<file path="flow/config.mk">
export PLATFORM = sky130hd
export DESIGN_NAME = apollo_top
export DESIGN_NICKNAME = apollo_top
export VERILOG_FILES = /design/flow/design.v
export SDC_FILE = /design/flow/constraint.sdc
export NUM_CORES = 4
export LEC_CHECK = 0
export CAP_MARGIN = 20
export CORE_MARGIN = 2
export CORE_UTILIZATION = 15
export CTS_CLUSTER_SIZE = 71
export GPL_ROUTABILITY_DRIVEN = 0
export MIN_ROUTING_LAYER = met1
export PLACE_DENSITY_LB_ADDON = 0.16
export SETUP_SLACK_MARGIN = 1.63
export SLEW_MARGIN = 20
</file>
<file path="flow/design.v">
`timescale 1ns / 1ps
module SHIFT #
(
	parameter SPI_LEN = 4'd8 
) 
 (
  input Clk,
  input SckWr, 
  input SckRd, 
  input Rst,   
  input IsLoad,
  input [SPI_LEN-1:0] DataIn, 
  input SftIn, 
  input SftEn, 
  output SftOut, 
  output reg [SPI_LEN-1:0]DataOut 
  );
  reg [SPI_LEN-1:0] DataInt; 
  assign SftOut=DataInt[7];  
  always @( posedge Clk )
    if( !Rst )begin 
		DataInt <= 0;
		DataOut <= 0;
	 end
	 else if(IsLoad ) DataInt <= DataIn; 
    else if( SftEn ) begin
		if(SckWr) DataInt <= { DataInt [SPI_LEN-2:0], 1'b0 }; 
		if(SckRd) DataOut <= { DataOut [SPI_LEN-2:0], SftIn };
    end
endmodule
`timescale 1ns / 1ps
module spi #
(
parameter SPI_LEN = 4'd8, 
parameter SPI_DIV = 4'd1  
) 
(
Clk,Rst,Sck,Mosi,Miso,RdData,WrData,IsSta,IsDone
);  
input  Clk; 
input  Rst; 
output Sck;  
output Mosi;
input  Miso;
output [SPI_LEN -1:0] RdData;
input  [SPI_LEN -1:0] WrData;
input  IsSta; 
output IsDone;
reg  [1:0] SckState;  
reg  s; 
reg  SckEn;  
reg  IsDone; 
reg  [6:0]SckC;  
reg  [3:0]BitC;  
wire SftOut; 
reg  Sck,SckD1;
wire SckUp,SckNp;
assign SckUp=Sck&&(!SckD1);
assign SckNp=!Sck&&(SckD1);
always @(posedge Clk) if(!Rst) SckD1 <= 1'b0; else SckD1 <= Sck;
always @(posedge Clk)
if(!Rst) BitC <= 4'd0; else
if(SckEn && SckUp) BitC <= BitC + 1'b1; else if(BitC == SPI_LEN) BitC<=4'd0;
assign Mosi=  SftOut ; 
always @(posedge Clk)
if(!Rst)begin
		s<=1'b0; IsDone <= 1'b0; SckEn <= 1'b0;
end
else begin 
		case(s)
		0:  
		begin IsDone <= 1'b0; SckEn <= 1'b0; if( IsSta )s<= 1'b1; end
		1: 
		begin  
		SckEn<=1'b1; if(BitC == SPI_LEN)begin SckEn <= 1'b0; IsDone <= 1'b1; s <= 1'b0;end
		end
		endcase
end
always @(posedge Clk)
if(!Rst)begin SckC <= 7'd0; Sck <= 1'b0; SckState <= 2'd0;end
else begin
		case( SckState )
		0: 
		begin SckC <= 7'd0; Sck <= 1'd0; if( SckEn ) SckState <= 2; end
		1:
		begin 
		Sck <= 1'b1; if( SckC >= SPI_DIV ) begin SckState <= 2; SckC <= 7'd0; end else SckC <= SckC + 1'b1;
		end
		2: 
		begin 
		Sck <= 1'b0;
		if( SckC >= SPI_DIV ) begin  SckC<=7'd0; if( SckEn ) SckState <= 1; else SckState <= 0; end 
		else SckC <= SckC + 1'b1; 
		end
		endcase
end
wire  IsSpiLd;
assign IsSpiLd = IsSta;
			SHIFT#
				(
					.SPI_LEN(SPI_LEN)  
				)
			SHIFT_INST
				( 
					.Clk(Clk), 
					.Rst(Rst),
					.SckWr(SckNp),
					.SckRd(SckUp),
					.IsLoad(IsSpiLd), 
					.DataIn(WrData), 
					.SftIn(Miso), 
					.SftEn(SckEn),  
					.SftOut(SftOut), 
					.DataOut(RdData) 
				 );
endmodule
`timescale 1ns / 1ps
`timescale 1ns / 1ps
module display(clk,rst_n,Sftclk,Lchclk,SDout,Srst_n,Dpy0,Dpy1,Dpy2,Dpy3);
input clk;
input rst_n;
output Sftclk;
output Lchclk;
output SDout;
output Srst_n;
input  [3:0]Dpy0;
input  [3:0]Dpy1;
input  [3:0]Dpy2;
input  [3:0]Dpy3;
parameter 
		zero = 8'b1100_0000,
		one  = 8'b1111_1001,
		two  = 8'b1010_0100,
		three= 8'b1011_0000,
		four = 8'b1001_1001,
		five = 8'b1001_0010,
		six  = 8'b1000_0010,
		seven= 8'b1111_1000,
		eight= 8'b1000_0000,
		nine = 8'b1001_0000;
parameter 
		IDLE =0,
		BYT0 =1,
		BYT0W=2,
		BYT1 =3,
		BYT1W=4;
reg Lchclk;
reg Srst_n;
reg rdy;
reg IsSta;
reg [7:0]WrData;
reg [2:0]s;
reg [2:0]Dpy_n;
reg [3:0]dp;
reg [3:0]data;
reg [7:0]dat;
wire IsDone;
wire [7:0] RdData;
always @(posedge clk or negedge rst_n)begin
	if(!rst_n)begin 
		IsSta <= 1'b0; s<= 1'b0; Lchclk <= 1'b0; Srst_n <= 1'b0;
		rdy <= 1'b0; WrData <= 8'd0;
	end
	else begin
		case(s)
		0 : 
		begin IsSta <= 0; s <= 3'd1; rdy <=0; Srst_n <= 1; end  
		1,2:  
		s <= s + 1'b1;
		3:    
		begin WrData <= dp; IsSta <= 1; Srst_n <=1; s <= 4; Lchclk <= 0;end 
		4:   
		begin IsSta <=0; if( IsDone ) begin s <= 5; Lchclk <= 0; end end   
		5 :   
		begin WrData <= dat ;IsSta <= 1;s <= 6; end     
		6:   
		begin IsSta <=0; if( IsDone ) begin s <= 0; Lchclk <= 1;rdy <= 1;end end
	endcase
	end
end
always @(posedge clk or negedge rst_n) begin
	if(!rst_n)
		Dpy_n <= 3'd0;
	else begin 
			if( rdy ) begin Dpy_n <= Dpy_n + 3'd1; 
			if( Dpy_n == 3'd3 ) Dpy_n <= 3'd0; end	
	end
end
always @( posedge clk or negedge rst_n)begin
		if(!rst_n) begin data <= 4'd0; dp <= 4'd0; end
		else
			case ( Dpy_n ) 
			0:
			begin data <= Dpy0;dp <= 4'b1000;end
			1:
			begin data <= Dpy1;dp <= 4'b0100;end
			2:
			begin data <= Dpy2;dp <= 4'b0010;end
			3:
			begin data <= Dpy3;dp <= 4'b0001;end
			endcase
end
always @(posedge clk or negedge rst_n)begin
		if(!rst_n) dat <= 8'd0;
		else
			case( data ) 
				0: dat <= zero; 
				1: dat <= one;
				2: dat <= two;
				3: dat <= three;
				4: dat <= four;
				5: dat <= five;
				6: dat <= six;
				7: dat <= seven;
				8: dat <= eight;
				9: dat <= nine;
			endcase
end
localparam SPI_LEN =4'd8;
localparam SPI_DIV =4'd1;
spi#(
	.SPI_LEN(SPI_LEN), 
	.SPI_DIV(SPI_DIV)
)
hc595x2(
				.Clk(clk),
				.Rst(rst_n),
				.Sck(Sftclk),
				.Mosi(SDout),
				.Miso(1'b0),
				.RdData(RdData),
				.WrData(WrData),
				.IsSta(IsSta),
				.IsDone(IsDone)
				);
endmodule
module binary2bcd(
      clk,
      rst_n,
      binary,
      state_en,
		refresh,
		BCD
);
parameter   b_length      = 10;
parameter   bcd_len       = 16;
parameter   idle              = 5'b00001;
parameter   shift             = 5'b00010;
parameter   wait_judge   = 5'b00100;
parameter   judge           = 5'b01000;
parameter   add_3          = 5'b10000;
input       clk;
input       rst_n;
input    [b_length-1:0]  binary;
input      state_en;
input refresh;
output reg [bcd_len-1:0]  BCD;
reg  [b_length-1:0]  reg_binary;     
reg  [3:0]    bcd0, bcd1, bcd2, bcd3;
reg  [3:0]    shift_time;                    
reg   [5:0]    c_state, n_state;
reg      add3_en;
reg      change_done;
reg refresh_r;
always@(posedge clk or negedge rst_n)
begin
        if(!rst_n)
              refresh_r <= 1'b0;
       else if(refresh)
             refresh_r <= 1'b1;
end
always@(posedge clk or negedge rst_n)
begin
        if(!rst_n)
              c_state <= idle;
       else
             c_state <= n_state;
end
always@(posedge clk or negedge rst_n)
begin
       if(!rst_n)
                  n_state <= idle;
       else
               case(n_state)
					idle:begin
                               if((binary!=0)&&(state_en == 1'b1)&&(refresh_r == 1'b1))
                                       n_state <= shift;
                              else
                                      n_state <= idle;
                          end
					shift: n_state <= wait_judge;
					wait_judge: begin
										if(change_done==1'b1)
                                    n_state <= idle;
                              else
                                    n_state <= judge;
									end
               judge:begin   
									 if(add3_en)
												n_state <= add_3;
									 else
												n_state <= shift;
                          end
               add_3:begin
                                 n_state <= shift;
                           end
               default: n_state <= idle;  
              endcase
end
always@(posedge clk or negedge rst_n)
begin
         if(!rst_n)
                  begin
                          shift_time  <= 4'b0;
                          change_done <= 1'b0;
                          add3_en  <= 1'b0;
                          reg_binary <= 0;
                          bcd0 <= 4'b0;
                          bcd1 <= 4'b0;
                          bcd2 <= 4'b0;
                          bcd3 <= 4'b0;
                          BCD <= 0;
                 end
         else
           case(n_state)
           idle:begin
                          shift_time <= b_length;
                          reg_binary <= binary;
                          bcd2     <= 4'b0;
                          bcd1     <= 4'b0;
                          bcd0     <= 4'b0;
								  bcd3 <= 4'd0;
                  end
          shift:begin 
                      {bcd3,bcd2,bcd1,bcd0,reg_binary} <= {bcd3,bcd2,bcd1,bcd0,reg_binary}<<1;
                      shift_time <= shift_time-1;
                      if(shift_time==1)     change_done <= 1'b1;
                      else                       change_done <= 1'b0;    
                 end
  wait_judge:begin
                       if((bcd3>=4'd5)||(bcd2>=4'd5)||(bcd1>=4'd5)||(bcd0>=4'd5))
                               add3_en <= 1;
                       else
                               add3_en <= 0;
                      if(change_done==1)   BCD <= {bcd3,bcd2,bcd1,bcd0};
                    end
        judge:  add3_en <= 0;
       add_3: begin
							  if(bcd3 >= 4'd5) bcd3 <= bcd3 + 4'b0011; else bcd3 <= bcd3;
                       if(bcd2>=4'd5) bcd2 <= bcd2 + 4'b0011; else bcd2 <= bcd2;
                       if(bcd1>=4'd5) bcd1 <= bcd1 + 4'b0011; else bcd1 <= bcd1;
                       if(bcd0>=4'd5) bcd0 <= bcd0 + 4'b0011; else bcd0 <= bcd0;
                   end
      default: begin
                           change_done <= 1'b0;
                           add3_en  <= 1'b0;
                  end
           endcase
        end
endmodule
`timescale 1ns / 1ps
module segment_driver(
    input clk,
    input rst_n,
	 input refresh,
	 input[9:0] bin,
	 output Sftclk,
	 output Lchclk,
	 output SDout
    );
wire[15:0] bcd_out;
binary2bcd my_binary2bcd(	.clk(clk),
									.rst_n(rst_n),
									.state_en(1'b1),
									.refresh(refresh),
									.binary(bin),
									.BCD(bcd_out));
display dpy_rssi(	.clk(clk),
						.rst_n(rst_n),
						.Dpy0(bcd_out[3:0]),
						.Dpy1(bcd_out[7:4]),
						.Dpy2(bcd_out[11:8]),
						.Dpy3(bcd_out[15:12]),
						.Sftclk(Sftclk),
						.Lchclk(Lchclk),
						.SDout(SDout));
endmodule
`timescale 1ns / 1ps
module speed_select(clk,rst_n,bps_start,clk_bps,uart_ctrl);
input[2:0] uart_ctrl;
input clk;	 
input rst_n;	
input bps_start;	
output clk_bps;	 
parameter 	bps9600 		= 5208,	 
			 	bps19200 	= 2604,	 
				bps38400 	= 1302,	 
				bps57600 	= 868,	 
				bps115200	= 434;	 
parameter 	bps9600_2 	    = 2604,
				bps19200_2	= 1302,
				bps38400_2	= 651,
				bps57600_2	= 434,
				bps115200_2 = 217;  
reg[12:0] bps_para;	
reg[12:0] bps_para_2;	
reg[12:0] cnt;			
reg clk_bps_r;			
wire[2:0] uart_ctrl_r = uart_ctrl;	 
always @ (posedge clk or negedge rst_n) begin
	if(!rst_n) begin 
			bps_para <= 13'd0;
			bps_para_2 <= 13'd0;	
		end
	else  begin
			case (uart_ctrl_r)	
				3'd0:	begin
						bps_para <= bps9600;
						bps_para_2 <= bps9600_2;
						end
				3'd1:	begin
						bps_para <= bps19200;
						bps_para_2 <= bps19200_2;
						end
				3'd2:	begin
						bps_para <= bps38400;
						bps_para_2 <= bps38400_2;
						end
				3'd3:	begin
						bps_para <= bps57600;
						bps_para_2 <= bps57600_2;
						end
				3'd4:	begin
						bps_para <= bps115200;
						bps_para_2 <= bps115200_2;
						end
				default:begin
				        bps_para <= bps9600;
						bps_para_2 <= bps9600_2;
						end
				endcase
		end
end
always @ (posedge clk or negedge rst_n)
	if(!rst_n) cnt <= 13'd0;
	else if(cnt<bps_para && bps_start) cnt <= cnt+1'b1;	
	else cnt <= 13'd0;
always @ (posedge clk or negedge rst_n)
	if(!rst_n) clk_bps_r <= 1'b0;
	else if(cnt==bps_para_2 && bps_start) clk_bps_r <= 1'b1;	 
	else clk_bps_r <= 1'b0;
assign clk_bps = clk_bps_r;
endmodule
module uart_rx(
				clk,rst_n,
				rs232_rx,rx_data,rx_int,
				clk_bps,bps_start
			);
input clk;		
input rst_n;	
input rs232_rx;	
input clk_bps;	
output reg bps_start;	
output[7:0] rx_data;	
output reg rx_int;	
reg rs232_rx0,rs232_rx1,rs232_rx2,rs232_rx3;	
wire neg_rs232_rx;	
always @ (posedge clk or negedge rst_n) 
	if(!rst_n) begin
		rs232_rx0 <= 1'b0;
		rs232_rx1 <= 1'b0;
		rs232_rx2 <= 1'b0;
		rs232_rx3 <= 1'b0;
	end
	else begin
		rs232_rx0 <= rs232_rx;
		rs232_rx1 <= rs232_rx0;
		rs232_rx2 <= rs232_rx1;
		rs232_rx3 <= rs232_rx2;
	end
assign neg_rs232_rx = rs232_rx3 & rs232_rx2 & ~rs232_rx1 & ~rs232_rx0;
reg[3:0] num;	
always @ (posedge clk or negedge rst_n)
	if(!rst_n) bps_start <= 1'b0;
	else if(!bps_start && neg_rs232_rx) bps_start <= 1'b1;	
	else if((num == 4'd9) && clk_bps) bps_start <= 1'b0;	
reg[7:0] rx_temp_data;	
always @ (posedge clk or negedge rst_n)
	if(!rst_n) begin
		rx_temp_data <= 8'd0;
		num <= 4'd0;
		rx_int <= 1'b0;
	end
	else if(bps_start) begin	
		if(clk_bps) begin		
			if(num < 4'd9) begin
				num <= num+1'b1;
				rx_int <= 1'b0;	
			end
			else begin
				num <= 4'd0;			
				rx_int <= 1'b1;			
			end
			case (num)
				4'd1: rx_temp_data[0] <= rs232_rx;	
				4'd2: rx_temp_data[1] <= rs232_rx;	
				4'd3: rx_temp_data[2] <= rs232_rx;	
				4'd4: rx_temp_data[3] <= rs232_rx;	
				4'd5: rx_temp_data[4] <= rs232_rx;	
				4'd6: rx_temp_data[5] <= rs232_rx;	
				4'd7: rx_temp_data[6] <= rs232_rx;	
				4'd8: rx_temp_data[7] <= rs232_rx;	
				default: ;
			endcase
		end
		else rx_int <= 1'b0;
	end
	else rx_int <= 1'b0;
assign rx_data = rx_temp_data;	
endmodule
`timescale 1ns / 1ps
module uart_tx(clk,rst_n,clk_bps,rx_data,rx_int,rs232_tx,bps_start);
input clk;		 
input rst_n;	
input clk_bps;		 
input[7:0] rx_data;	
input rx_int;		 
output rs232_tx;	 
output bps_start;	
reg rx_int0,rx_int1,rx_int2;	 
wire neg_rx_int;	 
always @ (posedge clk or negedge rst_n) begin
	if(!rst_n) begin
			rx_int0 <= 1'b0;
			rx_int1 <= 1'b0;
			rx_int2 <= 1'b0;
		end
	else begin
			rx_int0 <= rx_int;
			rx_int1 <= rx_int0;
			rx_int2 <= rx_int1;
		end
end
assign neg_rx_int =  ~rx_int1 & rx_int2;	 
reg[7:0] tx_data;	
reg bps_start_r;
reg tx_en;	
reg[3:0] num;
always @ (posedge clk or negedge rst_n) begin
	if(!rst_n) begin
			bps_start_r <= 1'b0;
			tx_en <= 1'b0;
			tx_data <= 8'd0;
		end
	else if(neg_rx_int) begin	
			bps_start_r <= 1'b1;
			tx_data <= rx_data;	
			tx_en <= 1'b1;		
		end
	else if(num==4'd11) begin	
			bps_start_r <= 1'b0;
			tx_en <= 1'b0;
		end
end
assign bps_start = bps_start_r;
reg rs232_tx_r;
always @ (posedge clk or negedge rst_n) begin
	if(!rst_n) begin
			num <= 4'd0;
			rs232_tx_r <= 1'b1;
		end
	else if(tx_en) begin
			if(clk_bps)	begin
					num <= num+1'b1;
					case (num)
						4'd0:	rs232_tx_r <= 1'b0; 	
						4'd1:	rs232_tx_r <= tx_data[0];	 
						4'd2:	rs232_tx_r <= tx_data[1];	 
						4'd3: rs232_tx_r <= tx_data[2];	 
						4'd4: rs232_tx_r <= tx_data[3];	 
						4'd5: rs232_tx_r <= tx_data[4];	 
						4'd6: rs232_tx_r <= tx_data[5];	 
						4'd7:	rs232_tx_r <= tx_data[6];	 
						4'd8: rs232_tx_r <= tx_data[7];	 
						4'd9: rs232_tx_r <= 1'b1;	
					 	default: rs232_tx_r <= 1'b1;
						endcase
				end
			else if(num==4'd11) num <= 4'd0;	
		end
end
assign rs232_tx = rs232_tx_r;
endmodule
`timescale 1ns / 1ps
module my_uart(clk,rst_n,rs232_rx,rs232_tx,tx_in,rx_out,rx_over,tx_write);
input clk;	 
input rst_n;	
input rs232_rx;	 
input[7:0] tx_in; 
input tx_write;   
output rs232_tx;	 
output[7:0] rx_out; 
output rx_over;     
wire bps_start_rx;	
wire clk_bps_rx;		 
speed_select		speed_rx(	.clk(clk),	
										.rst_n(rst_n),
										.bps_start(bps_start_rx),
										.clk_bps(clk_bps_rx),
										.uart_ctrl(3'd4)
										);
uart_rx			uart_rx(		.clk(clk),
									.rst_n(rst_n),
									.rs232_rx(rs232_rx),
									.clk_bps(clk_bps_rx),
									.bps_start(bps_start_rx),
									.rx_data(rx_out),
									.rx_int(rx_over)
									);
wire bps_start_tx;	
wire clk_bps_tx;		 
speed_select		speed_tx(	.clk(clk),	
										.rst_n(rst_n),
										.bps_start(bps_start_tx),
										.clk_bps(clk_bps_tx),
										.uart_ctrl(3'd4)
										);
uart_tx			uart_tx(		.clk(clk),
									.rst_n(rst_n),
									.clk_bps(clk_bps_tx),
									.rx_data(tx_in),
									.rx_int(~tx_write),
									.rs232_tx(rs232_tx),
									.bps_start(bps_start_tx)
									);
endmodule
`timescale 1ns / 1ps
module controller(
    input clk,
    input rst_n,
    input [7:0] rx_out,		 
    input rx_over,			 
	 input [7:0] recv_in,	 
	 input recv_write,	 
    output [7:0] tx_in,	 
    output tx_write,		 
	 output recv_ce,		 
	 output recv_rst,		 
	 output [7:0] scode,	 
	 output scode_rdy,	 
	 output [7:0]level	 
    );
parameter CMD_RESET = 1;
parameter CMD_ON = 2;
parameter CMD_OFF = 3;
parameter CMD_STATUS = 4;
parameter CMD_SILENCE = 5;
parameter CMD_LEVEL = 6;
parameter STATE_IDLE = 0;
parameter STATE_RESET = 1;
parameter STATE_ON = 2;
parameter STATE_OFF = 3;
parameter STATE_STATUS = 4;
parameter STATE_SILENCE = 5;
parameter STATE_RETURN = 6;
parameter STATE_LEVEL = 7;
reg rx_over_r;
wire rx_over_pos;
always @ (posedge clk or negedge rst_n) begin
	if(!rst_n) begin
		rx_over_r <= 1'b0;
		end
	else begin
		rx_over_r <= rx_over;
		end
end
assign rx_over_pos = ~rx_over_r & rx_over;
reg recv_en;	
reg ctr_out;	
reg recv_rst_r;	
reg[3:0] para_cnt;	
reg[7:0] para_buf;
reg[15:0] out_cnt;
reg[3:0] state;
reg[3:0] state_r;
reg[7:0] level_r;
reg[7:0] scode_r;
reg scode_rdy_r;
reg[7:0] tx_in_r;		
reg tx_write_r;
always @ (posedge clk or negedge rst_n) begin
	if(!rst_n) begin
		recv_en <= 1'b0;
		ctr_out <= 1'b0;
		recv_rst_r <= 1'b1;
		level_r <= 8'd100;
		para_cnt <= 4'd0;
		para_buf <= 8'd0;
		out_cnt <= 16'd0;
		state <= STATE_IDLE;
		tx_in_r <= 8'd0;
		tx_write_r <= 1'b0;
		scode_r <= 8'd0;
		scode_rdy_r <= 1'd0;
		end
	else begin
		case(state)
			STATE_IDLE: begin
				if (rx_over_pos) begin
					case(rx_out)
						CMD_RESET: begin  
							state <= STATE_RESET;
							end
						CMD_ON: begin
							state <= STATE_ON;
							end
						CMD_OFF: begin
							state <= STATE_OFF;
							end
						CMD_STATUS: begin
							out_cnt <= 16'd20000;
							state <= STATE_STATUS;
							end
						CMD_SILENCE: state <= STATE_SILENCE;
						CMD_LEVEL: state <= STATE_LEVEL;
						default: state <= STATE_RETURN;
						endcase
					end
				end
			STATE_RESET: begin
					scode_r <= 8'd0;
					scode_rdy_r <= 1'b1;
					recv_rst_r <= 1'b0;
					state <= STATE_RETURN;
				end
			STATE_ON: begin
					scode_r <= 8'd1;
					scode_rdy_r <= 1'b1;
					recv_en <= 1'b1;
					state <= STATE_RETURN;
				end
			STATE_OFF: begin
					scode_r <= 8'd2;
					scode_rdy_r <= 1'd1;
					recv_en <= 1'b0;
					state <= STATE_RETURN;
				end
			STATE_STATUS: begin
					ctr_out <= 1'b1;
					out_cnt <= out_cnt - 16'd1;
					if (out_cnt == 16'd20000) tx_write_r <= 1'b0;
					else if (out_cnt == 16'd19998) begin
							tx_in_r <= {6'd0, recv_en, ctr_out};
							tx_write_r <= 1'b1;
						end
					else if (out_cnt == 16'd10008) begin
							tx_write_r <= 1'b0;
						end
					else if (out_cnt == 16'd9998) begin
							tx_in_r <= level_r;
							tx_write_r <= 1'b1;
						end
					else if (out_cnt == 16'd0)state <= STATE_RETURN;
				end
			STATE_SILENCE: begin
					if (rx_over_pos) begin
						para_buf <= rx_out;
						state <= STATE_RETURN;
					end else
						state <= STATE_SILENCE;
				end
			STATE_LEVEL: begin
					if (rx_over_pos) begin
						scode_r <= rx_out;
						scode_rdy_r <= 1'd1;
						level_r <= rx_out;
						state <= STATE_RETURN;
					end else
						state <= STATE_LEVEL;
				end
			STATE_RETURN: begin
					case(state_r)
						STATE_RESET: begin
								recv_rst_r <= 1'b1;
								state <= STATE_RETURN;
							end
						STATE_ON: begin
								ctr_out <= 1'b1;
								if (recv_en == 1'b1) tx_in_r <= 8'd1;
								else tx_in_r <= 8'd2;
								tx_write_r <= 1'b1;
								state <= STATE_RETURN;
							end
						STATE_OFF: begin
								ctr_out <= 1'b1;
								if (recv_en == 1'b0) tx_in_r <= 8'd1;
								else tx_in_r <= 8'd2;
								tx_write_r <= 1'b1;
								state <= STATE_RETURN;
							end
						STATE_STATUS: begin	 
								if (recv_en == 1'b1) tx_in_r <= 8'd1;
								else tx_in_r <= 8'd2;
								tx_write_r <= 1'b1;
								state <= STATE_RETURN;
							end
						STATE_SILENCE: begin
								if (para_buf == 8'd1) ctr_out <= 1'b1;
								else ctr_out <= 1'b0;
								state <= STATE_RETURN;
							end
						STATE_LEVEL: begin
								tx_in_r <= 8'd1;
								tx_write_r <= 1'b1;
								state <= STATE_RETURN;
							end
						STATE_RETURN: begin
								tx_write_r <= 1'b0;
								scode_rdy_r <= 1'd0;
								state <= STATE_IDLE;
							end
					endcase
				end
			default:	state <= STATE_IDLE;
		endcase
	end
end
always @ (posedge clk or negedge rst_n) begin
	if(!rst_n) begin
		state_r <= STATE_IDLE;
		end
	else begin
		state_r <= state;
		end
end
assign tx_in = ctr_out ? tx_in_r : recv_in;
assign tx_write = ctr_out ? tx_write_r : recv_write;
assign recv_rst = recv_rst_r;
assign recv_ce = recv_en;
assign scode = scode_r;
assign scode_rdy = scode_rdy_r;
assign level = level_r;
endmodule
`timescale 1ns / 1ps
module ad_driver(
    input clk,
    input ce,
    input rst_n,
    input[7:0] din,
    output clk_out,
	 output reg[7:0] dout,
    output ready
    );
reg[3:0] cnt;
always@(posedge clk or negedge rst_n)begin
	if (!rst_n)	cnt <= 4'd0;
	else if (ce)	cnt <= cnt + 4'd1;
end
reg clk_r;
always@(posedge clk or negedge rst_n)begin
	if (!rst_n) begin
		clk_r <= 1'b0;
	end
	else if (ce) begin
		if (cnt == 7)	clk_r <= 1'b1;
		else if (cnt == 15) clk_r <= 1'b0;
	end
end
reg rdy;
always@(posedge clk or negedge rst_n)begin
	if (!rst_n) begin
		dout <= 0;
		rdy <= 1'b0;
	end
	else if (ce) begin
		if (cnt == 8'd10) begin
			dout <= din;
			rdy <= 1'b1;
		end
		else rdy <= 1'b0;
	end
end
assign ready = rdy;
assign clk_out = clk_r;
endmodule
`timescale 1ns / 1ps
module manchester(
    input [15:0] din,
    output [7:0] dout
    );
assign dout[7] = din[15] & (~din[14]);
assign dout[6] = din[13] & (~din[12]);
assign dout[5] = din[11] & (~din[10]);
assign dout[4] = din[9] & (~din[8]);
assign dout[3] = din[7] & (~din[6]);
assign dout[2] = din[5] & (~din[4]);
assign dout[1] = din[3] & (~din[2]);
assign dout[0] = din[1] & (~din[0]);
endmodule
`timescale 1ns / 1ps
module get_data(
	input clk,
    input ce,
   input rst_n,
	input bin,
	input ben,
   output [15:0] uid,
	output [7:0] zid,
	output [7:0] cnt,
	output [7:0] ftype,
   output drdy
   );
parameter HEAD = 4'b1100;
parameter TAIL = 4'b0011;
reg[87:0] bbuf;
always @ (posedge clk or negedge rst_n)
	if(!rst_n) bbuf <= 0;
	else if (ce) begin
	 if (ben) bbuf <= {bbuf[86:0], bin};
	end
wire[15:0] uid_m;
manchester huid_manchester(	.din(bbuf[83:68]),
										.dout(uid_m[15:8]));
manchester luid_manchester(	.din(bbuf[67:52]),
										.dout(uid_m[7:0]));
wire[7:0] zid_m;
manchester zid_manchester(	.din(bbuf[51:36]),
									.dout(zid_m));
wire[7:0] cnt_m;
manchester cnt_manchester(	.din(bbuf[19:4]),
									.dout(cnt_m));
wire[7:0] type_m;
manchester type_manchester(	.din(bbuf[35:20]),
										.dout(type_m));
reg[15:0] uid_r;
reg[7:0] zid_r;
reg[7:0] cnt_r;
reg[7:0] type_r;
reg drdy_r;
always @ (posedge clk or negedge rst_n) begin
	if(!rst_n) begin
		uid_r <= 0;
		zid_r <= 0;
		cnt_r <= 0;
		type_r <= 0;
		drdy_r <= 0;
	end
	else if (ce) begin
	 if (ben) begin
		if ((bbuf[87:84] == HEAD) && (bbuf[3:0] == TAIL)) begin
			uid_r <= uid_m;
			zid_r <= zid_m;
			cnt_r <= cnt_m;
			type_r <= type_m;
			drdy_r <= 1'b1;
		end
	end 
	else drdy_r <= 1'b0;
	end
end
assign uid = uid_r;
assign zid = zid_r;
assign cnt = cnt_r;
assign ftype = type_r;
assign drdy = drdy_r;
endmodule
`timescale 1ns / 1ps
module get_rssi(
	input clk,
    input ce,
   input rst_n,
   input [7:0] din,
   input den,
	input bin,
	input ben,
   output [7:0] dout,
   output drdy
   );
parameter IDLE = 0;
parameter CAL = 1;
parameter OUT = 2;
reg[255:0] d_buf;
always @ (posedge clk or negedge rst_n)
	if(!rst_n) d_buf <= 0;
	else if (ce) begin
	 if(den) d_buf <= {d_buf[247:0], din[7:0]};
	end
wire[7:0] d_delay;
assign d_delay = d_buf[255:248];
reg[1:0] state;
reg[15:0] sum;
reg aver_rdy;
always @ (posedge clk or negedge rst_n) begin
	if(!rst_n) begin
		state <= IDLE;
		sum <= 0;
		aver_rdy <= 1'b0;
	end
	else if (ce) begin
	 begin
		case(state)
			IDLE: begin
				aver_rdy <= 1'b0;
				if (den) begin
					sum <= sum - d_delay;
					state <= CAL;
					end
				else state <= IDLE;
				end
			CAL: begin
				sum <= sum + din;
				aver_rdy <= 1'b1;
				state <= IDLE;
				end
			OUT: begin
				state <= IDLE;
				end
			default: state <= IDLE;
		endcase
	end
	end
end
reg[7:0] aver;
always @ (posedge clk or negedge rst_n)
	if(!rst_n) aver <= 0;
	else if (ce) begin
	 if(aver_rdy) aver <= sum[13:6];
	end
reg[7:0] llv;
always @ (posedge clk or negedge rst_n)
	if(!rst_n) llv <= 0;
	else if (ce) begin
	 if(ben == 1 && bin == 0) llv <= aver;
	end
reg[7:0] hlv;
always @ (posedge clk or negedge rst_n)
	if(!rst_n) hlv <= 0;
	else if (ce) begin
	 if(ben == 1 && bin == 1) hlv <= aver;
	end
reg ben_r;
always @ (posedge clk or negedge rst_n)
	if(!rst_n) ben_r <= 1'b0;
	else if (ce) begin
	 ben_r <= ben;
	end
reg[7:0] rssi;
reg rssi_rdy;
always @ (posedge clk or negedge rst_n)
	if(!rst_n) begin
		rssi <= 0;
		rssi_rdy <= 1'b0;
	end
	else if (ce) begin
	 if(ben_r && bin == 1) begin
		rssi <= hlv - llv;
		rssi_rdy <= 1'b1;
	end
	else rssi_rdy <= 1'b0;
	end
reg[511:0] rssi_buf;
always @ (posedge clk or negedge rst_n)
	if(!rst_n) rssi_buf <= 0;
	else if (ce) begin
	 if(rssi_rdy) rssi_buf <= {rssi_buf[503:0], rssi[7:0]};
	end
wire[7:0] rssi_delay;
assign rssi_delay = rssi_buf[511:504];
reg[1:0] rstate;
reg[15:0] rsum;
reg rssi_aver_rdy;
always @ (posedge clk or negedge rst_n) begin
	if(!rst_n) begin
		rstate <= IDLE;
		rsum <= 0;
		rssi_aver_rdy <= 1'b0;
	end
	else if (ce) begin
	 begin
		case(rstate)
			IDLE: begin
				rssi_aver_rdy <= 1'b0;
				if (rssi_rdy) begin
					rsum <= rsum - rssi_delay;
					rstate <= CAL;
					end
				else rstate <= IDLE;
				end
			CAL: begin
				rsum <= rsum + rssi;
				rssi_aver_rdy <= 1'b1;
				rstate <= IDLE;
				end
			OUT: begin
				rssi_aver_rdy <= 1'b1;
				rstate <= IDLE;
				end
			default: rstate <= IDLE;
		endcase
	end
	end
end
wire[7:0] rssi_aver;
assign rssi_aver = rsum[14:7];
assign dout = rssi_aver;
assign drdy = rssi_aver_rdy;
endmodule
`timescale 1ns / 1ps
module frame_out(
    input clk,
    input ce,
	 input rst_n,
    input [15:0] uid,
    input [7:0] zid,
    input [7:0] cnt,
    input [7:0] ftype,
    input [7:0] rssi,
	 input den,
    output [7:0] dout,
    output drdy
    );
parameter HEAD = 8'hCA;
parameter TAIL = 8'hFE;
parameter O_DURTION = 6000;
reg trans_start;
wire trans_start_pos;
reg[20:0] ocnt;
reg[3:0] fcnt;
always @ (posedge clk or negedge rst_n)
	if(!rst_n) trans_start <= 0;
	else if (ce) begin
	 if (den) trans_start <= 1;
	else if (fcnt > 7) trans_start <= 0;
	end
reg[63:0] frame_buf;
always @ (posedge clk or negedge rst_n)
	if(!rst_n) frame_buf <= 0;
	else if (ce) begin
	 if (trans_start_pos) frame_buf[63:0] <= {HEAD[7:0], uid[15:0], zid[7:0], cnt[7:0], ftype[7:0], rssi[7:0], 8'hFE};
	else if (ocnt == O_DURTION && trans_start == 1) frame_buf[63:0] <= {frame_buf[55:0], 8'd0};
	end
reg trans_start_r;
always @ (posedge clk or negedge rst_n)
	if(!rst_n) trans_start_r <= 0;
	else if (ce) begin
	 trans_start_r <= trans_start;
	end
assign trans_start_pos = trans_start & (~trans_start_r);
always @ (posedge clk or negedge rst_n)
	if(!rst_n) ocnt <= 0;
	else if (ce) begin
	 if (trans_start_pos) ocnt <= 0;
	else if (trans_start == 1)begin
		if (ocnt < O_DURTION) ocnt <= ocnt + 1;
		else ocnt <= 0;
		end
	else ocnt <= 0;
	end
always @ (posedge clk or negedge rst_n)
	if(!rst_n) fcnt <= 0;
	else if (ce) begin
	 if (trans_start_pos) fcnt <= 0;
	else if (trans_start == 1)begin
		if (ocnt == O_DURTION) fcnt <= fcnt + 1;
		end
	else fcnt <= 0;
	end
reg[7:0] dout_r;
reg drdy_r;
always @ (posedge clk or negedge rst_n) begin
	if(!rst_n) begin
		dout_r <= 0;
		drdy_r <= 1'b0;
	end
	else if (ce) begin
	 if (trans_start == 1 && ocnt == 50) begin
		dout_r <= frame_buf[63:56];
		drdy_r <= 1'b1;
	end
	else drdy_r <= 1'b0;
	end
end
assign dout = dout_r;
assign drdy = drdy_r;
endmodule
`timescale 1ns / 1ps
module Num_creat(rst,ahead,behind,Num);
input rst,ahead,behind;
output [3:0] Num; 
reg [3:0] Num;
parameter N=4'b1000;
always @(ahead or behind)
		begin
			case({ahead,behind})
				2'b10:		Num = N+4'b0001;
				2'b01: 		Num = N-4'b0001;
				default: 	Num = N;
			endcase
		end
endmodule
`timescale 1ns / 1ps
module Loop_Filter(rst,ahead_in,behind_in,ahead_out,behind_out);
input rst,ahead_in,behind_in;
output ahead_out,behind_out;
assign ahead_out = ahead_in;
assign behind_out = behind_in;
endmodule
`timescale 1ns / 1ps
module phase_detector(rst,clk,clk_pe,clk_ne,clk_low1,ppmdata,Num_in,enable,ahead,behind); 
input rst,clk,clk_pe,clk_ne,clk_low1,enable,ppmdata;
input [3:0] Num_in;
output ahead,behind;
parameter N = 4'b1000;
reg[3:0] adder,count_num,adder_mid,adder_mid_ahead;
reg add_permit,ahead_mid,behind_mid;
reg firstbit;
always @(posedge clk or negedge rst)
begin
	if(!rst)
		begin
			add_permit <= 1'b0;
			count_num <= 4'b0000;
			adder <= 4'b0000;
			adder_mid <= N/2;
			adder_mid_ahead <=N/2;
			firstbit <= 1'b0;
		end
	else if (clk_pe)
		begin
			if(enable && Num_in == N)
				begin	
					adder_mid_ahead <= adder_mid;
					add_permit <= 1'b1;
					count_num <= count_num + 4'b0001;
					firstbit <= ppmdata;
					adder <= adder + {1'b0,1'b0,1'b0,ppmdata};
				end
			if(!enable && Num_in == N && add_permit)
				begin
					if(count_num == N-4'b0001)
						begin
							count_num <= 4'b0000;
							adder_mid <= adder + {1'b0,1'b0,1'b0,ppmdata};
							adder <= 4'b0000;
						end
					else
						begin
							count_num <=count_num +4'b0001;
							adder <= adder + {1'b0,1'b0,1'b0,ppmdata};
						end
				end
			else if(Num_in != N)
				begin
					firstbit <= ppmdata;
					add_permit <= 1'b0;
					count_num <= 4'b0000;
					adder <= 4'b0000;
					adder_mid <= N/2;
					firstbit <= 1'b0;
				end
		end
end
always @(posedge clk or negedge rst)
begin
	if(!rst)
		begin
			ahead_mid <= 1'b0;
			behind_mid <= 1'b0;
		end
	else if (clk_ne)
		begin
			if(enable && Num_in == N)
				begin
					if((adder_mid < N/2 && !firstbit && adder_mid >0)||(adder_mid > N/2 && adder_mid < N && firstbit))
						begin
							ahead_mid <= 1'b1 ;
							behind_mid <= 1'b0;
						end
					else if((adder_mid < N/2 && adder_mid >0 && firstbit)||(adder_mid > N/2 && adder_mid <N && !firstbit))	
						begin
							ahead_mid <= 1'b0;
							behind_mid <= 1'b1 ;
						end
					else if(adder_mid == N )
						begin
							if(adder_mid_ahead == 0)
								begin
									ahead_mid <= 1'b1 ;
									behind_mid <= 1'b0 ;
								end
							else
								begin
									ahead_mid <= ahead_mid ;
									behind_mid <= behind_mid ;
								end
						end
					else if(adder_mid ==0)
						begin
							if(adder_mid_ahead == N)
								begin
									ahead_mid <= 1'b1 ;
									behind_mid <= 1'b0 ;
								end
							else
								begin
									ahead_mid <= ahead_mid ;
									behind_mid <= behind_mid ;
								end
						end	
					else
						begin	
							ahead_mid <= 1'b0 ;
							behind_mid <= 1'b0 ;
						end
				end
			else
				begin
					ahead_mid <= 1'b0 ;
					behind_mid <= 1'b0 ;					
				end
		end
end
assign ahead = ahead_mid & enable;
assign behind = behind_mid &enable;
endmodule		
`timescale 1ns / 1ps
module clock_devide(rst,Num,clk,clk_pe,enable,clk_low);
input rst,clk,clk_pe;
input[3:0] Num;
output enable,clk_low;
reg enable,clk_low1;
reg[3:0] counter;
reg[3:0] Num_here;
wire clk_low;
parameter N=4'b1000;
assign clk_low=~clk_low1;
always @(posedge clk or negedge rst)
begin
	if(!rst)
		begin
			enable <= 1'b0;
			counter <= 4'b0000;
			clk_low1 <= 1'b0;
			Num_here <= N;
		end
	else if (clk_pe)
		begin
			counter <= counter + 4'b0001;
			case(counter)
				4'b0000:
					begin
						clk_low1 <= ~clk_low1;
						Num_here <= Num;
						enable <= 1'b0;
					end
				N/2:
					begin
						clk_low1 <= ~clk_low1;
					end
				Num_here-4'b0001:
					begin
						enable <= 1'b1;
						counter <= 4'b0000;
					end
				default:	;
			endcase
		end
end
endmodule
`timescale 1ns / 1ps
module bit_synchronize(rst,clk,clk_pe,clk_ne,ppmdata,clk_low); 
input clk,clk_pe,clk_ne,ppmdata,rst;
output clk_low;
wire[3:0] Num;
wire clk_low1 = 1'b0;
wire enable,ahead,behind,ahead_final,behind_final; 
phase_detector 	U1(rst,clk,clk_pe,clk_ne,clk_low1,ppmdata,Num,enable,ahead,behind); 
Loop_Filter  	U2(rst,ahead,behind,ahead_final,behind_final);
Num_creat		U3(rst,ahead_final,behind_final,Num);
clock_devide	U4(rst,Num,clk,clk_pe,enable,clk_low);
endmodule
`timescale 1ns / 1ps
module get_bit(
    input clk,
    input ce,
    input rst_n,
    input din,
    output reg dout,
    output reg drdy
    );
parameter BPS = 125_000;
parameter BPS_CNT = 50000000/2/BPS/8;
reg[199:0] din_r;
always @ (posedge clk or negedge rst_n)
	if(!rst_n) din_r <= 0;
	else if (ce) begin
	 din_r <= {din_r[198:0], din};
	end
reg clk_8th;		
reg[21:0] cnt;
always @ (posedge clk or negedge rst_n) begin
	if(!rst_n) begin
			clk_8th <= 1'b0;
			cnt <= 22'd0;
		end
	else if (ce) begin
	 begin
		if(cnt == BPS_CNT)	begin
			clk_8th <= ~clk_8th;
			cnt <= 22'd0;
		end
		else begin
			cnt <= cnt + 22'd1;
		end
	end
	end
end
wire syn_out;
wire clk_tick = ce && (cnt == BPS_CNT);
wire clk_pe = clk_tick && !clk_8th;
wire clk_ne = clk_tick && clk_8th;
bit_synchronize bit_syn(.clk(clk),
								.clk_pe(clk_pe),
								.clk_ne(clk_ne),
								.rst(rst_n),
								.ppmdata(din),
								.clk_low(syn_out));
reg syn_out_buf;
always @ (posedge clk or negedge rst_n) begin
	if(!rst_n) begin
		syn_out_buf <=  1'b0;
	end
	else if (ce) begin
	 begin
		syn_out_buf <=  syn_out;
	end
	end
end
wire syn_neg;
assign syn_neg = ~syn_out & syn_out_buf;
always @ (posedge clk or negedge rst_n) begin
	if(!rst_n) begin
		dout <= 1'b0;
		drdy <= 1'b0;
	end
	else if (ce) begin
	 begin
		if(syn_neg) begin
			dout <= din;
			drdy <= 1'b1;
		end
		else begin
			drdy <= 1'b0;
		end
	end
	end
end
endmodule
`timescale 1ns / 1ps
module receiver(
    input clk,
    input ce,
    input rst_n,
	 input [7:0] level,
    input [7:0] din,
    input den,
    output [7:0] dout,
    output drdy,
	 output test1,
	 output test2
    );
parameter IDLE = 0;
parameter CAL = 1;
parameter OUT = 2;
wire bdata;
assign bdata = (din > level) ? 1'b1 : 1'b0;
wire bout;
wire brdy;
get_bit get_bit(	.clk(clk),
				.ce(ce),
				.rst_n(rst_n),
				.din(bdata),
				.dout(bout),
				.drdy(brdy));
wire [7:0] rssi;
wire rssi_rdy;
get_rssi get_rssi(	.clk(clk),
				.ce(ce),
							.rst_n(rst_n),
							.din(din),
							.den(den),
							.bin(bout),
							.ben(brdy),
							.dout(rssi),
							.drdy(rssi_rdy));
wire[15:0] uid;
wire[7:0] zid;
wire[7:0] cnt;
wire[7:0] ftype;
wire data_rdy;
get_data get_data(	.clk(clk),
				.ce(ce),
							.rst_n(rst_n),
							.bin(bout),
							.ben(brdy),
							.uid(uid),
							.zid(zid),
							.cnt(cnt),
							.ftype(ftype),
							.drdy(data_rdy));
reg[20:0] data_rdy_r;
always @ (posedge clk or negedge rst_n)
	if (!rst_n) data_rdy_r <= 0;
	else if (ce) begin
	 data_rdy_r <= {data_rdy_r[19:0], data_rdy};
	end
frame_out frame_out(	.clk(clk),
				.ce(ce),
							.rst_n(rst_n),
							.uid(uid),
							.zid(zid),
							.cnt(cnt),
							.ftype(ftype),
							.rssi(rssi),
							.den(data_rdy_r[8]),
							.dout(dout),
							.drdy(drdy));				
assign test1 = bdata;
assign test2 = brdy;
endmodule
`timescale 1ns / 1ps
module apollo_top(
	input clk,
   input rst_n,
	input rs232_rx,	 
	output rs232_tx,	 
	input[7:0] in_ad_data,
	output out_ad_clk,
	output Sftclk,
	output Lchclk,
	output SDout,
	output test1,
	output test2
    );
wire[7:0] tx_in;
wire tx_write;
wire[7:0] rx_out;
wire rx_over;
my_uart	uart(	.clk(clk),
					.rst_n(rst_n),
					.rs232_rx(rs232_rx),
					.rs232_tx(rs232_tx),
					.tx_in(tx_in),
					.tx_write(tx_write),
					.rx_out(rx_out),
					.rx_over(rx_over)
					);
wire[7:0] recv_in;
wire recv_write;
wire recv_en;
wire recv_rst;
wire [7:0] scode;
wire scode_rdy;
wire [7:0] level;
controller controller(	.clk(clk),
								.rst_n(rst_n),
								.rx_out(rx_out),
								.rx_over(rx_over),
								.recv_in(recv_in),
								.recv_write(recv_write),
								.tx_in(tx_in),
								.tx_write(tx_write),
								.recv_ce(recv_en),
								.recv_rst(recv_rst),
								.scode(scode),
								.scode_rdy(scode_rdy),
								.level(level)
								);
segment_driver segment(	.clk(clk),
								.rst_n(rst_n),
								.bin({2'b00, scode}),
								.refresh(scode_rdy),
								.Sftclk(Sftclk),
								.Lchclk(Lchclk),
								.SDout(SDout));
wire[7:0] ad_data_in;
wire ad_data_rdy;
wire recv_rst_n = rst_n & recv_rst;
ad_driver ad_driver(	.clk(clk),
							.ce(recv_en),
							.rst_n(recv_rst_n),
							.din(in_ad_data),
							.clk_out(out_ad_clk),
							.dout(ad_data_in),
							.ready(ad_data_rdy));
receiver receiver(	.clk(clk),
							.ce(recv_en),
							.rst_n(recv_rst_n),
							.level(level),
							.din(ad_data_in),
							.den(ad_data_rdy),
							.dout(recv_in),
							.drdy(recv_write),
							.test1(test1),
							.test2(test2));
endmodule
</file>
<file path="flow/run.sh">
#!/bin/bash
# the make line also repeats each setting of config.mk as NAME=value (left out here)
make -C /OpenROAD-flow-scripts/flow DESIGN_CONFIG=/design/flow/config.mk WORK_HOME=/design/flow/orfs CLKGATE_MAP_FILE= finish
</file>
<file path="flow/constraint.sdc">
create_clock -name core_clock -period 13.9 [get_ports {clk}]
set_input_delay 2.7800 -clock core_clock [delete_from_list [all_inputs] [get_ports {clk}]]
set_output_delay 2.7800 -clock core_clock [all_outputs]
set_load 0.01 [all_outputs]
</file>
==> results_slide.txt, run 1 <==
Key Metrics from the Run

Status
  • Outcome: no timing/DRC/antenna violations

Setup path
  • Beginning of the critical path: ad_driver.dout[1]
  • Stages on the worst setup path: 8
  • Crit-path max cell delay: roughly 0.49 ns
  • CP Capture Type: output port
  • Critical path arrival: 3.00 ns
  • Worst r2r dst: receiver.get_rssi.rsum[12]
  • Worst path cell trace: ha_1, nor2b_1, o21a_1, o21a_1, o21bai_1, a21oi_1, buf_4, clkdlybuf4s50_1
  • Setup crit end: test1
  • Worst path most repeated cell: o21a_1
  • Delay-heaviest family, CP: buffers and inverters
  • Reg2Reg Depth: 12
  • Slowest stage cell, crit path: clkdlybuf4s50_1
  • CP Class: reg2out
  • Worst-path fanout max: 4
  • Worst Setup Start Kind: flop
  • Buffers and inverters on the worst path: 2
  • Critical Path RT: 11.12 ns
  • Worst r2r src: receiver.get_rssi.rssi_buf[504]
  • Flop2flop setup slack: 10.11 ns

Place
  • Post-DP HPWL: 72000 um
  • Port bufs: 17
  • Setup slack at placement: 7.47 ns
  • Placed Cells: 9310

STA
  • Final Hold Violation Tally: 0
  • Tcrit/Tclk final: 0.416
  • Slack of the critical path: roughly 8.1 ns
  • Final setup skew: around 0.06 ns
  • Worst slew pin tran: 1.01 ns
  • Fin. max-slew vios: 0
  • Fin Hold WS: 0.309 ns
  • Normalized max-slew margin: 0.328
  • Max frequency: about 170 MHz
  • TNS Setup: 0 ns
  • Unrepaired setup endpoints after global routing: false
  • Final setup viols: 0
  • Final Critical Period: roughly 5.8 ns

Floorplanning
  • Die W: 620 um
  • Core area: between 300000 and 400000 sq um
  • Die Y: 620 um
  • # rows: 226
  • Die Size: 385000 sq um
  • I/O pins: 18
  • Fp_density: 0.151

Yosys
  • Simple Share, Synth: 0.0831
  • Fraction of registers with async set/reset: 0.980
  • Yosys warnings: 17
  • Synth Area in Compound Gates: 0.0578
  • Xor/xnor share: 0.0171
  • Ys flop type: dfrtp_1
  • Logic family by area: multiplexers
  • Count of cell types in the netlist: roughly 90
  • Synth Instances: 4423
  • # Cells Yosys: around 4.4k
  • Yosys reg bits: 1376
  • Mux frac, synth: 0.195
  • Yosys Chip Area: approximately 57000 sq um
  • Synth top cell by count: dfrtp_1
  • Avg Inst Size Synth: 12.9 sq um
  • Post-synthesis adder-cell area fraction: 0.0245
  • Count of library flops with an enable pin: 0
  • Seq share, synth: 0.602
  • Leading area contributor after synthesis: dfrtp_1
  • Top cells, area: dfrtp_1 59%, mux2_2 19%, nand2_1 2.8%
  • Dominant cell area share: 0.587
  • Top cells by count: 1337 x dfrtp_1, 947 x mux2_2, 425 x nand2_1, 240 x o21ai_0, 179 x nor2_1
  • Post-Syn Area: 57000 sq um

Power and ir drop
  • PD cells: 122 nW/um^2
  • Switching power total: 0.00175 W
  • P_seq: just over 0.004 W
  • Logic pwr share: 0.005
  • Leading power group: clock
  • Power Total: a little over 0.008 W
  • Clock Power Share: 0.512
  • Sw frac: 0.210
  • Peak VDD IR: 0.0817 mV
  • Leakage: 31.4 nW
  • Clock-net power: 0.00426 W
  • Power Internal: 0.00657 W
  • Sequential power share: 0.484
  • Comb power: 0.0000381 W

Detailed routing
  • Number of DRC markers in iteration 0: 1322
  • Residual DRC: 0
  • Vias/cell: 3.40
  • ANT nets after route: 0
  • DR vias: 32.7k
  • Final WL: between 100000 and 150000 um
  • DR WL/cell: about 12 um
  • DR pass1 iterations: 5

Worst hold path
  • Hold EP: uart.uart_tx.rx_int1
  • HP Class: reg2reg
  • HP Start: uart.uart_tx.rx_int0
  • Hold Path Stages: 0

Clock tree
  • CTS clk-pin slew, worst paths: around 0.060 ns
  • Late-Pin Clk Latency: 0.83 ns
  • CTS resizes: 0
  • Clock root buffer: clkbuf_16
  • Post-CTS setup buffer count: 0
  • CTS tree: yes
  • Max H-tree Level: 4
  • Maximum buffer depth of the clock tree: 4
  • CTS sink count: 1376
  • Total CTS buffers: 166
  • Hold buffers post-CTS: 0

GRT
  • Largest net degree at the start of global routing: 171
  • Met1 usage: 0.0852
  • Initial antenna violation count: 4
  • Met3 Usage GRT: 0.0124
  • Gr usage total: 0.0618
  • Via count of the first global-routing pass: 34.7k
  • Total gr overflow: 0
  • Global Route met2 Usage: 0.0967
  • Gr busiest metal: met2
  • First-pass GRT wire length: a little under 200000 um

Cells and area
  • # nets final: 4583
  • Area growth syn-to-layout: 20.0%
  • Layout Cells excl Fill: 9603

Job
  • Tool warning count: roughly 65
  • Max-cap violations: 0
[through the flow]
stage / util / area [sq um]
after floorplan: - / 57000
after global placement: 0.167 / 63100
after detailed placement: 0.167 / 63100
after CTS: 0.181 / 68400
after global routing: 0.181 / 68400
final: 0.181 / 68400
[per-layer routing]
metal | vias up | routed length (um)
li1 | 15600 | -
met1 | 16500 | 58100
met2 | 303 | 53100
met3 | 214 | 4000
met4 | 0 | 3190
met5 | - | 0
[cell type report]
type,count,area (sq um)
clock buffers,261,4900
repair buffers,59,541
diodes,1,2.50
flip-flops and latches,1376,34300
inverters,104,390
multi-input cells,2755,21600
clock inverters,31,365
fillers,41100,310000
well taps,5016,6280
==> run 2: changes to the inputs <==
ABC_AREA = 1   (was default)
CORE_UTILIZATION = 40   (was 15)
CTS_CLUSTER_SIZE = 51   (was 71)
GPL_ROUTABILITY_DRIVEN = default   (was 0)
MIN_ROUTING_LAYER = default   (was met1)
PLACE_DENSITY = 0.6   (was default)
PLACE_DENSITY_LB_ADDON = default   (was 0.16)
SETUP_SLACK_MARGIN = default   (was 1.63)
clock period = 20.0 ns   (was 13.9 ns; I/O delays follow)
==> run 2 against run 1 <==
Wire length fell by 3.0%. Synthesized cell count increased by 54%. Synthesized area grew 2.0%. Sequential share of layout area is 2.7 points higher.
==> results_slide.txt, run 2 <==
Key Metrics from the Run

Status
  • Outcome: no timing/DRC/antenna violations (unchanged)

STA
  • TNS Setup: 0 ns (unchanged)
  • Unrepaired setup endpoints after global routing: false (unchanged)
  • Final Critical Period: 7.43 ns
  • Worst slew pin tran: 0.994 ns (was 1.01 ns)
  • Normalized max-slew margin: 0.337 (was 0.328)
  • Fin. max-slew vios: 0 (unchanged)
  • Max frequency: 135 MHz
  • Final setup skew: 0.0204 ns (was 0.0594 ns)
  • Final setup viols: 0 (unchanged)
  • Final Hold Violation Tally: 0 (unchanged)
  • Tcrit/Tclk final: 0.371 (was 0.416)

Floorplanning
  • Die Size: 148000 sq um (was 385000 sq um)
  • # rows: 139 (was 226)
  • Die W: 385 um (was 620 um)
  • Die Y: 385 um (was 620 um)
  • Fp_density: 0.404 (was 0.151)
  • Core area: 144000 sq um (was 379000 sq um)
  • I/O pins: 18 (unchanged)

Yosys
  • Dominant cell area share: 0.575 (was 0.587)
  • Synth top cell by count: nand2_1 (was dfrtp_1)
  • Avg Inst Size Synth: 8.52 sq um (was 12.9 sq um)
  • Yosys reg bits: 1376 (unchanged)
  • Ys flop type: dfrtp_1 (unchanged)
  • Post-Syn Area: 58200 sq um (was 57000 sq um)
  • Synth Instances: 6825 (was 4423)
  • Post-synthesis adder-cell area fraction: 0.0241 (was 0.0245)
  • Yosys warnings: 17 (unchanged)
  • Yosys Chip Area: 58200 sq um (was 57000 sq um)
  • Fraction of registers with async set/reset: 0.980 (unchanged)
  • Simple Share, Synth: 0.258 (was 0.0831)
  • Logic family by area: simple AND/OR/NAND/NOR gates (was multiplexers)
  • Top cells, area: dfrtp_1 58%, nand2_1 20%, o21ai_0 4.0% (was dfrtp_1 59%, mux2_2 19%, nand2_1 2.8%)
  • Seq share, synth: 0.590 (was 0.602)
  • Count of cell types in the netlist: 63 (was 92)
  • Xor/xnor share: 0.0102 (was 0.0171)
  • Synth Area in Compound Gates: 0.0644 (was 0.0578)
  • Mux frac, synth: 0.000947 (was 0.195)
  • Top cells by count: 3093 x nand2_1, 1337 x dfrtp_1, 491 x inv_1, 468 x o21ai_0, 282 x nor2_1 (was 1337 x dfrtp_1, 947 x mux2_2, 425 x nand2_1, 240 x o21ai_0, 179 x nor2_1)
  • Count of library flops with an enable pin: 0 (unchanged)
  • Leading area contributor after synthesis: dfrtp_1 (unchanged)
  • # Cells Yosys: 6825 (was 4423)

Setup path
  • Worst r2r src: controller.recv_rst_r (was receiver.get_rssi.rssi_buf[504])
  • Worst Setup Start Kind: primary input (was flop)
  • Stages on the worst setup path: 7 (was 8)
  • Setup crit end: receiver.get_data.bbuf[51] (was test1)
  • Worst path most repeated cell: buf_4 (was o21a_1)
  • Reg2Reg Depth: 6 (was 12)
  • Critical path arrival: 8.24 ns (was 3.00 ns)
  • Critical Path RT: 20.81 ns (was 11.12 ns)
  • CP Capture Type: async pin (was output port)
  • Worst path cell trace: buf_8, nand2_2, clkinvlp_4, buf_4, buf_4, buf_4, buf_4 (was ha_1, nor2b_1, o21a_1, o21a_1, o21bai_1, a21oi_1, buf_4, clkdlybuf4s50_1)
  • Buffers and inverters on the worst path: 6 (was 2)
  • Beginning of the critical path: rst_n (was ad_driver.dout[1])
  • Slowest stage cell, crit path: buf_4 (was clkdlybuf4s50_1)
  • Crit-path max cell delay: 0.87 ns (was 0.49 ns)
  • Flop2flop setup slack: 15.76 ns (was 10.11 ns)
  • CP Class: in2async (was reg2out)
  • Delay-heaviest family, CP: buffers and inverters (unchanged)
  • Worst-path fanout max: 76 (was 4)
  • Worst r2r dst: receiver.get_data.bbuf[51] (was receiver.get_rssi.rsum[12])

Place
  • Port bufs: 17 (unchanged)
  • Gpl congestion: 0.838
  • Post-DP HPWL: 68600 um (was 72000 um)
  • Placed Cells: 8515 (was 9310)

Clock tree
  • CTS resizes: 0 (unchanged)
  • CTS clk-pin slew, worst paths: 0.06 ns (about the same)
  • Total CTS buffers: 149 (was 166)
  • Clock root buffer: clkbuf_16 (unchanged)
  • Max H-tree Level: 4 (unchanged)
  • CTS sink count: 1376 (unchanged)
  • Maximum buffer depth of the clock tree: 3 (was 4)
  • Post-CTS setup buffer count: 0 (unchanged)
  • Hold buffers post-CTS: 0 (unchanged)
  • Late-Pin Clk Latency: 0.78 ns (was 0.83 ns)
  • CTS tree: yes (unchanged)

Detailed routing
  • DR pass1 iterations: 5 (unchanged)
  • Antenna fix cells: 0 (was 1)
  • Vias/cell: 4.80 (was 3.40)
  • DR WL/cell: 13.1 um (was 12.3 um)
  • Residual DRC: 0 (unchanged)
  • DR vias: 42.2k (was 32.7k)
  • Final WL: 115000 um (was 118000 um)
  • Number of DRC markers in iteration 0: 3750 (was 1322)
  • ANT nets after route: 0 (unchanged)

Worst hold path
  • Hold Path Stages: 0 (unchanged)
  • HP Class: reg2reg (unchanged)
  • Hold EP: uart.uart_tx.rx_int1 (unchanged)
  • HP Start: uart.uart_tx.rx_int0 (unchanged)

Power and ir drop
  • Power Internal: 0.00446 W (was 0.00657 W)
  • Leakage: 33.7 nW (was 31.4 nW)
  • Peak VDD IR: 0.0905 mV (was 0.0817 mV)
  • Sequential power share: 0.497 (was 0.484)
  • Switching power total: 0.00120 W (was 0.00175 W)
  • PD cells: 87.3 nW/um^2 (was 122 nW/um^2)
  • Comb power: between 0.00009 and 0.0001 W
  • Sw frac: 0.212 (was 0.210)
  • Logic pwr share: 0.016 (was 0.005)
  • Clock-net power: 0.00276 W (was 0.00426 W)
  • Clock Power Share: 0.487 (was 0.512)
  • P_seq: 0.00282 W (was 0.00402 W)
  • Leading power group: registers (was clock)

GRT
  • Total gr overflow: 0 (unchanged)
  • First-pass GRT wire length: 201000 um (was 197000 um)
  • Gr usage total: 0.160 (was 0.0618)
  • Initial antenna violation count: 0 (was 4)
  • Largest net degree at the start of global routing: 218 (was 171)
  • Via count of the first global-routing pass: 40.8k (was 34.7k)

Cells and area
  • # nets final: 6885 (was 4583)
  • Layout Cells excl Fill: 8779 (was 9603)
  • Area growth syn-to-layout: 11.6% (was 20.0%)
  • Filler cells: 14.0k (was 41.1k)

Job
  • Tool warning count: 79 (was 65)
  • Max-cap violations: 0 (unchanged)
## run 2: layout make-up
cell class / instances / area [sq um] / area share
sequential: 1376 / 34300 / 0.529
multi-input combinational: 4680 / 20900 / 0.322
clock buffer: 214 / 4310 / 0.0663
tap: 1903 / 2380 / 0.0367
inverter: 507 / 1920 / 0.0296
clock inverter: 49 / 604 / 0.00931
timing repair buffer: 50 / 504 / 0.00777
## run 2: per-stage QoR
stage                      util  hold slack [ns]  instance area [sq um]  total power (W)  setup slack (ns)
after floorplan               -            0.331                  58200          0.00292            0.0243
after global placement    0.416            0.335                  60000          0.00296             11.56
after detailed placement  0.416            0.338                  60000          0.00296             11.54
after CTS                 0.450            0.351                  64900          0.00576             12.37
after global routing      0.451            0.353                  64900          0.00589             11.81
final                     0.451            0.349                  64900          0.00567             12.57
## run 2: per-layer routing
metal  vias up  GRT usage  share of wire
li1      21200          -              -
met1     20300      0.235           0.50
met2       517      0.242           0.44
met3       156     0.0284          0.038
met4         0     0.0438          0.019
met5         -          0              0
==> run 3: changes to the inputs <==
ABC_AREA = default   (was 1)
CORE_UTILIZATION = 9   (was 40)
CTS_CLUSTER_SIZE = default   (was 51)
clock period = 21.8 ns   (was 20.0 ns; I/O delays follow)
==> run 3 against run 2 <==
Still clean on timing, DRC and antenna. Sequential share of layout area decreased by 5.4 points. Setup slack improved by 1.8 ns. Count of clock-buffer cells in the layout decreased by 4. Cell count increased by 47%. Cell area increased by 11%. Clock power decreased by 5%. Synthesized area decreased by 2.0%. Hold slack improved by 0.0032 ns. Via count decreased by 23%. Synthesized cell count decreased by 35%. Non-clock buffer count increased by 6.
==> results_slide.txt, run 3 <==
Key Metrics from the Run

Detailed routing
  • DR vias: 32.3k (was 42.2k)
  • Antenna fix cells: 0 (unchanged)
  • DR pass1 iterations: 5 (unchanged)
  • Number of DRC markers in iteration 0: 1821 (was 3750)
  • Residual DRC: 0 (unchanged)
  • Vias/cell: 2.50 (was 4.80)
  • ANT nets after route: 0 (unchanged)
  • Final WL: 101000 um (was 115000 um)
  • DR WL/cell: 7.80 um (was 13.1 um)

Yosys
  • Synth Instances: 4423 (was 6825)
  • Yosys reg bits: 1376 (unchanged)
  • Count of cell types in the netlist: 92 (was 63)
  • Post-Syn Area: 57000 sq um (was 58200 sq um)
  • Count of library flops with an enable pin: 0 (unchanged)
  • Avg Inst Size Synth: 12.9 sq um (was 8.52 sq um)
  • Ys flop type: dfrtp_1 (unchanged)
  • Xor/xnor share: 0.0171 (was 0.0102)
  • Dominant cell area share: 0.587 (was 0.575)
  • Logic family by area: multiplexers (was simple AND/OR/NAND/NOR gates)
  • Post-synthesis adder-cell area fraction: 0.0245 (was 0.0241)
  • Seq share, synth: 0.602 (was 0.590)
  • Top cells, area: dfrtp_1 59%, mux2_2 19%, nand2_1 2.8% (was dfrtp_1 58%, nand2_1 20%, o21ai_0 4.0%)
  • Mux frac, synth: 0.195 (was 0.000947)
  • Synth Area in Compound Gates: 0.0578 (was 0.0644)
  • # Cells Yosys: 4423 (was 6825)
  • Simple Share, Synth: 0.0831 (was 0.258)
  • Yosys Chip Area: 57000 sq um (was 58200 sq um)
  • Synth top cell by count: dfrtp_1 (was nand2_1)
  • Leading area contributor after synthesis: dfrtp_1 (unchanged)
  • Top cells by count: 1337 x dfrtp_1, 947 x mux2_2, 425 x nand2_1, 240 x o21ai_0, 179 x nor2_1 (was 3093 x nand2_1, 1337 x dfrtp_1, 491 x inv_1, 468 x o21ai_0, 282 x nor2_1)
  • Yosys warnings: 17 (unchanged)
  • Fraction of registers with async set/reset: 0.980 (unchanged)

Cells and area
  • # nets final: 4565 (was 6885)
  • Cell area after layout: 72300 sq um (was 64900 sq um)
  • Area growth syn-to-layout: 26.9% (was 11.6%)
  • Layout Cells excl Fill: 12.9k (was 8779)

Clock tree
  • Late-Pin Clk Latency: 0.81 ns (was 0.78 ns)
  • CTS sink count: 1376 (unchanged)
  • CTS resizes: 0 (unchanged)
  • CTS clk-pin slew, worst paths: 0.06 ns (about the same)
  • Hold buffers post-CTS: 0 (unchanged)
  • Total CTS buffers: 151 (was 149)
  • Post-CTS setup buffer count: 0 (unchanged)
  • Clock root buffer: clkbuf_16 (unchanged)
  • Max H-tree Level: 4 (unchanged)
  • CTS tree: yes (unchanged)
  • Maximum buffer depth of the clock tree: 4 (was 3)

Power and ir drop
  • Switching power total: 0.00105 W (was 0.00120 W)
  • Leading power group: clock (was registers)
  • Comb power: between 0.00002 and 0.00003 W
  • Clock Power Share: 0.502 (was 0.487)
  • Peak VDD IR: 0.0544 mV (was 0.0905 mV)
  • Logic pwr share: 0.005 (was 0.016)
  • P_seq: 0.00256 W (was 0.00282 W)
  • PD cells: 71.9 nW/um^2 (was 87.3 nW/um^2)
  • Sw frac: 0.201 (was 0.212)
  • Power Internal: 0.00415 W (was 0.00446 W)
  • Leakage: 31.3 nW (was 33.7 nW)
  • Clock-net power: 0.00261 W (was 0.00276 W)
  • Sequential power share: 0.493 (was 0.497)

Floorplanning
  • Die Size: 640000 sq um (was 148000 sq um)
  • Die Y: 800 um (was 385 um)
  • # rows: 292 (was 139)
  • Fp_density: 0.0902 (was 0.404)
  • Die W: 800 um (was 385 um)
  • Core area: 632000 sq um (was 144000 sq um)
  • I/O pins: 18 (unchanged)

Status
  • Outcome: no timing/DRC/antenna violations (unchanged)

Place
  • Setup slack at placement: 13.49 ns (was 11.54 ns)
  • Gpl congestion: 0.732 (was 0.838)
  • Port bufs: 17 (unchanged)
  • Placed instance area: 67300 sq um (was 60000 sq um)
  • Post-DP HPWL: 63300 um (was 68600 um)
  • Placed Cells: 12.7k (was 8515)

Setup path
  • Flop2flop setup slack: 16.93 ns (was 15.76 ns)
  • Critical Path RT: 17.44 ns (was 20.81 ns)
  • Setup crit end: test1 (was receiver.get_data.bbuf[51])
  • CP Capture Type: output port (was async pin)
  • Crit-path max cell delay: 0.51 ns (was 0.87 ns)
  • Beginning of the critical path: controller.level_r[5] (was rst_n)
  • Worst r2r dst: receiver.get_rssi.rssi_buf[302] (was receiver.get_data.bbuf[51])
  • Stages on the worst setup path: 8 (was 7)
  • Buffers and inverters on the worst path: 3 (was 6)
  • Delay-heaviest family, CP: buffers and inverters (unchanged)
  • Worst r2r src: controller.recv_en (was controller.recv_rst_r)
  • CP Class: reg2out (was in2async)
  • Worst path cell trace: inv_1, ha_1, a21o_1, a21o_1, a21oi_1, a21oi_1, buf_4, clkdlybuf4s50_1 (was buf_8, nand2_2, clkinvlp_4, buf_4, buf_4, buf_4, buf_4)
  • Worst Setup Start Kind: flop (was primary input)
  • Reg2Reg Depth: 6 (unchanged)
  • Critical path arrival: 3.12 ns (was 8.24 ns)
  • Slowest stage cell, crit path: dfstp_2 (was buf_4)
  • Worst-path fanout max: 4 (was 76)

STA
  • Final setup skew: 0.0813 ns (was 0.0204 ns)
  • TNS Setup: 0 ns (unchanged)
  • Normalized max-slew margin: 0.269 (was 0.337)
  • Unrepaired setup endpoints after global routing: false (unchanged)
  • Final Critical Period: 7.48 ns
  • Final setup viols: 0 (unchanged)
  • Slack of the critical path: 14.32 ns (was 12.57 ns)
  • Worst slew pin tran: 1.10 ns (was 0.994 ns)
  • Final Hold Violation Tally: 0 (unchanged)
  • Tcrit/Tclk final: 0.343 (was 0.371)
  • Fin. max-slew vios: 0 (unchanged)
  • Max frequency: 134 MHz

Worst hold path
  • HP Class: reg2reg (unchanged)
  • HP Start: uart.uart_tx.rx_int0 (unchanged)
  • Hold EP: uart.uart_tx.rx_int1 (unchanged)
  • Hold Path Stages: 0 (unchanged)

Job
  • Tool warning count: 57 (was 79)
  • Max-cap violations: 0 (unchanged)

GRT
  • Gr usage total: 0.0312 (was 0.160)
  • First-pass GRT wire length: 172000 um (was 201000 um)
  • Largest net degree at the start of global routing: 91 (was 218)
  • Total gr overflow: 0 (unchanged)
  • Initial antenna violation count: 10 (was 0)
  • Via count of the first global-routing pass: 32.9k (was 40.8k)
[run 3: final cells by class]
| class | instances | area [sq um] |
|---|---|---|
| fill | 71300 | 559000 |
| sequential | 1376 | 34300 |
| multi-input combinational | 2755 | 21600 |
| tap | 8379 | 10500 |
| clock buffer | 210 | 4300 |
| clock inverter | 46 | 734 |
| timing repair buffer | 56 | 492 |
| inverter | 104 | 390 |
[run 3: layer usage]
metal | GRT usage | vias up | wire [um]
met5 | 0 | - | 0
li1 | - | 15500 | -
met1 | 0.0428 | 16300 | 49600
met3 | 0.00880 | 158 | 5170
met4 | 0.00835 | 0 | 2270
met2 | 0.0478 | 362 | 43800
[run 3: metrics by stage]
stage / total power (W) / hold slack, ns / util
global route: 0.00543 / 0.367 / 0.115
CTS: 0.00531 / 0.342 / 0.114
floorplan: 0.00262 / 0.331 / -
finish: 0.00520 / 0.352 / 0.115
detailed placement: 0.00264 / 0.336 / 0.107
global placement: 0.00264 / 0.341 / 0.107
Power and IR drop assume default switching activity.
